==> flow/design.v (excerpt) <==
module TOP_VIEW#(parameter alu_width =16)
(
  input wire [alu_width-1:0]    A,B,
  input wire                    clk,rst,
  input wire [3:0]              alu_fun,
  output wire                   arith_flag,carry_out,logic_flag,comp_flag,shift_flag,
  output wire [alu_width-1:0]   arith_out,logic_out,comp_out,shift_out
  );
wire                  comp_enable ;
wire                  shift_enable ;
wire                  logic_enable ;
wire                  arith_enable ;
  DECODER_UNIT U_decoder(
  .alu_fun(alu_fun[3:2]),
  .arith_enable(arith_enable),
  .logic_enable(logic_enable),
  .shift_enable(shift_enable),
  .comp_enable(comp_enable)
  );
  ARITHMATIC_UNIT U_arithmatic(
  .A(A),
  .arith_enable(arith_enable),
  .B(B),
  .clk(clk),
  .rst(rst),
  .alu_fun(alu_fun[1:0]),
  .arith_out(arith_out),
  .arith_flag(arith_flag),
  .carry_out(carry_out)
  );
   LOGIC_UNIT U_logic(
  .A(A),
  .logic_enable(logic_enable),
  .B(B),
  .clk(clk),
  .rst(rst),
  .alu_fun(alu_fun[1:0]),
  .logic_out(logic_out),
  .logic_flag(logic_flag)
   );
   comparsion_unit U_comp (
  .A(A),
  .comp_enable(comp_enable),
  .B(B),
  .clk(clk),
  .rst(rst),
  .alu_fun(alu_fun[1:0]),
  .comp_out(comp_out),
  .comp_flag(comp_flag)
  );
  shift_unit U_shift(
  .A(A),
  .shift_enable(shift_enable),
  .B(B),
  .clk(clk),
  .rst(rst),
  .alu_fun(alu_fun[1:0]),
  .shift_out(shift_out),
  .shift_flag(shift_flag)
  );
endmodule
export LEC_CHECK = 0
export CAP_MARGIN = 20
export CELL_PAD_IN_SITES_GLOBAL_PLACEMENT = 2
export CORE_MARGIN = 7
export CORE_UTILIZATION = 60
export SLEW_MARGIN = 20
create_clock -name core_clock -period 36.0 [get_ports {clk}]
run.sh (not shown) runs the stock make flow with config.mk's settings and CLKGATE_MAP_FILE=.
The first run stopped in global placement without I/O.
Change:
- CELL_PAD_IN_SITES_GLOBAL_PLACEMENT: 2 -> not set
- CORE_MARGIN: 7 -> 2
- CORE_UTILIZATION: 60 -> 40
- CTS_CLUSTER_DIAMETER: not set -> 336
- CTS_CLUSTER_SIZE: not set -> 98
- TNS_END_PERCENT: not set -> 15
What happened: Now the flow finished clean. Die size is higher by 32%. Area after synthesis is unchanged. Synthesized cell count does not change.
Change:
- CTS_CLUSTER_DIAMETER: 336 -> not set
- CTS_CLUSTER_SIZE: 98 -> not set
- TNS_END_PERCENT: 15 -> not set
=> Non-clock buffer count stays the same. Clock power is about the same. Clock-buffer cell count stays the same. Power does not change. Setup slack is unchanged. Wire length does not change. Die area stays the same. Synthesized area stays the same. Hold slack does not change. Cell area does not change. Global-route usage is unchanged.


== north ==
TOP_VIEW again, from the RTL that the note above started with.
clock: 36.0 ns
lec_check: 0
cap_margin: 20
cell_pad_in_sites_detail_placement: 2
cell_pad_in_sites_global_placement: 2
core_aspect_ratio: 1.4
core_margin: 4
core_utilization: 60
cts_cluster_diameter: 341
cts_cluster_size: 73
gpl_routability_driven: 0
gpl_timing_driven: 0
max_routing_layer: met4
min_routing_layer: met2
slew_margin: 20
tns_end_percent: 85
north did not run to completion, as it errored out during 3_1_place_gp_skip_io.
#### Input delta (south over north)
Settings: CORE_UTILIZATION changed from 60 to 40; CELL_PAD_IN_SITES_GLOBAL_PLACEMENT removed (was 2); CTS_CLUSTER_DIAMETER changed from 341 to 398; MIN_ROUTING_LAYER removed (was met2); GPL_ROUTABILITY_DRIVEN removed (was 0); CTS_CLUSTER_SIZE changed from 73 to 92; CORE_MARGIN changed from 4 to 2; CELL_PAD_IN_SITES_DETAIL_PLACEMENT removed (was 2); TNS_END_PERCENT changed from 85 to 15; MAX_ROUTING_LAYER removed (was met4); GPL_TIMING_DRIVEN removed (was 0); CORE_ASPECT_RATIO removed (was 1.4).
--- outcome ---
south went all the way through the flow, and no timing, DRC or antenna check failed.
north → south: die boundary width rose by 58 um; floorplan core density went down by 21 points.
south: area of the die about 40% above north
Re number of core rows: south and north aren't equal, and the lower value belongs to north.
Here is what was changed in the inputs of east compared with south.
Settings: changing CTS_CLUSTER_DIAMETER from 398 to 144; setting MAX_ROUTING_LAYER to met4 for the first time; changing TNS_END_PERCENT from 15 to 10; setting CORE_ASPECT_RATIO to 0.5 for the first time; changing CORE_UTILIZATION from 40 to 59; changing CTS_CLUSTER_SIZE from 92 to 100.
==> results <==
- south was larger in final cell area than east.
- What south reported for power after layout has to be multiplied by 1.07 to get the figure for east.
- Summary of east over south: count of nets after finishing has remained practically unchanged, setup fix buffers added after clock tree synthesis has decreased.
- Delta (east minus south): worst setup slack lost 0.26 ns, global placer's final weighted congestion picked up an extra about 12%, non-clock buffer area fraction after layout picked up an extra 0.26 points, highest net fanout along the worst path lost 6.
diff inputs: east => west
Settings: CTS_CLUSTER_SIZE: 100 -> 98; CORE_ASPECT_RATIO: 0.5 -> unset; CORE_UTILIZATION: 59 -> 40; TNS_END_PERCENT: 10 -> 5; CTS_CLUSTER_DIAMETER: 144 -> 398; MAX_ROUTING_LAYER: met4 -> unset.
Findings:
Per the comparison of west with east, cell count after placement +179; global placer's final weighted congestion -about 11%; horizontal die size -33 um; count of buffers not belonging to the clock network in the layout -2.3%; total power -about 7%.
Power figures rest on the tool's default switching activity, not on a simulated workload.
